wip/harbor:
// cpu
module cpu(clk,rst_n, iaddr, instr, wdata, we, addr, re, rdata, hlt);
input clk,rst_n;
input [15:0] instr;				 
input [15:0] rdata; 			 
output we, re; 
output [15:0] iaddr;			 
output [15:0] addr; 
output [15:0] wdata; 
output hlt;						 
wire [11:0] instr_ID_EX;		 
wire [15:0] src0,src1;			 
wire [15:0] dst_EX_DM;			 
wire [15:0] dst_ID_EX;			 
wire [15:0] pc_ID_EX;			 
wire [15:0] pc_EX_DM;			 
wire [15:0] rf_w_data_DM_WB;	 
wire [15:0] p0,p1;				 
wire [3:0] rf_p0_addr;			 
wire [3:0] rf_p1_addr;			 
wire [3:0] rf_dst_addr_DM_WB;	 
wire [2:0] alu_func_ID_EX;		 
wire [1:0] src0sel_ID_EX;		 
wire [1:0] src1sel_ID_EX;		 
wire [2:0] cc_ID_EX;			 
wire [15:0] p0_EX_DM;			 
wire stall_IM_ID,stall_ID_EX,stall_EX_DM;
wire flow_change_ID_EX,zr_EX_DM,br_instr_ID_EX,jmp_imm_ID_EX,jmp_reg_ID_EX,jmp_imm_EX_DM;
wire rf_re0,rf_re1,rf_we_DM_WB,dm_re_EX_DM,dm_we_EX_DM,clk_z_ID_EX,clk_nv_ID_EX;
wire hlt_DM_WB,byp0_EX,byp0_DM,byp1_EX,byp1_DM;
wire ov,zr,neg;
pc iPC(.clk(clk), .rst_n(rst_n), .stall_IM_ID(stall_IM_ID), .pc(iaddr), .dst_ID_EX(dst_ID_EX),
       .pc_ID_EX(pc_ID_EX), .pc_EX_DM(pc_EX_DM), .flow_change_ID_EX(flow_change_ID_EX));
id	iID(.clk(clk), .rst_n(rst_n), .instr(instr), .zr_EX_DM(zr_EX_DM), .br_instr_ID_EX(br_instr_ID_EX),
        .jmp_imm_ID_EX(jmp_imm_ID_EX), .jmp_reg_ID_EX(jmp_reg_ID_EX), .jmp_imm_EX_DM(jmp_imm_EX_DM), .rf_re0(rf_re0),
		.rf_re1(rf_re1), .rf_we_DM_WB(rf_we_DM_WB), .rf_p0_addr(rf_p0_addr), .rf_p1_addr(rf_p1_addr),
		.rf_dst_addr_DM_WB(rf_dst_addr_DM_WB), .alu_func_ID_EX(alu_func_ID_EX),
		.src0sel_ID_EX(src0sel_ID_EX), .src1sel_ID_EX(src1sel_ID_EX), .dm_re_EX_DM(dm_re_EX_DM),
		.dm_we_EX_DM(dm_we_EX_DM), .clk_z_ID_EX(clk_z_ID_EX), .clk_nv_ID_EX(clk_nv_ID_EX),
		.instr_ID_EX(instr_ID_EX), .cc_ID_EX(cc_ID_EX), .stall_IM_ID(stall_IM_ID),
		.stall_ID_EX(stall_ID_EX), .stall_EX_DM(stall_EX_DM), .hlt_DM_WB(hlt_DM_WB),
		.byp0_EX(byp0_EX), .byp0_DM(byp0_DM), .byp1_EX(byp1_EX), .byp1_DM(byp1_DM),
  ...
Size in the first run: ~2800 cells after synthesis, ~480 flip-flops, about 85 I/O pins.
clock: 3.38 ns
lec_check: 0
abc_area: 1
cap_margin: 20
core_margin: 2
core_utilization: 70
cts_cluster_diameter: 231
cts_cluster_size: 14
place_density_lb_addon: 0.19
setup_slack_margin: 0.97
slew_margin: 20
run.sh (not shown) runs the stock make flow with config.mk's settings and CLKGATE_MAP_FILE=.
Flow for wip/harbor halted at global routing (5_1_grt), error code GRT-0116.
### wip/harbor -> wip/raven
# wip/harbor
export LEC_CHECK = 0
export ABC_AREA = 1
export CAP_MARGIN = 20
export CORE_MARGIN = 2
export CORE_UTILIZATION = 70
export CTS_CLUSTER_DIAMETER = 231
export CTS_CLUSTER_SIZE = 14
export PLACE_DENSITY_LB_ADDON = 0.19
export SETUP_SLACK_MARGIN = 0.97
export SLEW_MARGIN = 20
create_clock -name core_clock -period 3.38 [get_ports {clk}]
# wip/raven
export LEC_CHECK = 0
export CAP_MARGIN = 20
export CORE_MARGIN = 9
export CORE_UTILIZATION = 26
export SETUP_SLACK_MARGIN = 1.39
export SLEW_MARGIN = 20
create_clock -name core_clock -period 6.2 [get_ports {clk}]
==> results <==
The flow ran to completion for all of wip/harbor and wip/raven but wip/harbor, which stopped partway.
wip/harbor terminated abnormally: global routing (5_1_grt) reported GRT-0116.
From wip/raven to wip/harbor, proportion of register bits with asynchronous set or reset after synthesis did not move at all.
Compared with wip/harbor, wip/raven shows overall chip area higher by 72000 µm².
Between wip/raven and wip/harbor, it is wip/raven whose synthesis area per yosys is higher, by 4.7%.
| count of different cell masters after synthesis | lower: wip/harbor |
The lower number of buffers inserted during clock tree synthesis came out of wip/harbor.
Post-CTS setup repair buffer count sits lower in wip/raven than in wip/harbor.
Placement row count was lower in wip/harbor than in wip/raven.
[compare] base=wip/harbor new=wip/raven: net count after synthesis saw a decrease, adder-cell share of the synthesized area roughly the same.
Setup changes, wip/raven to wip/lagoon
# wip/raven
export LEC_CHECK = 0
export CAP_MARGIN = 20
export CORE_MARGIN = 9
export CORE_UTILIZATION = 26
export SETUP_SLACK_MARGIN = 1.39
export SLEW_MARGIN = 20
create_clock -name core_clock -period 6.2 [get_ports {clk}]
# wip/lagoon
export LEC_CHECK = 0
export CAP_MARGIN = 20
export CORE_MARGIN = 2
export CORE_UTILIZATION = 62
export SLEW_MARGIN = 20
create_clock -name core_clock -period 4.88 [get_ports {clk}]
Findings:
wip/lagoon -> stages 100% | layout checks FAIL | negative setup slack
Die area shrinks by more than half when moving from wip/raven to wip/lagoon.
The register area on wip/lagoon is in line with that on wip/raven.
In the reports for wip/raven and wip/lagoon, the larger total wire length after detailed routing belongs to wip/lagoon.
Critical path required time (lower): wip/lagoon
Going from wip/raven to wip/lagoon, the antenna diode count was found to have gone up by 1.
wip/lagoon reports a higher worst hold slack after final layout than wip/raven does.
[wip/lagoon vs wip/raven] core utilization: higher in wip/lagoon
wip/lagoon does worse than wip/raven on first-pass GRT wire length.
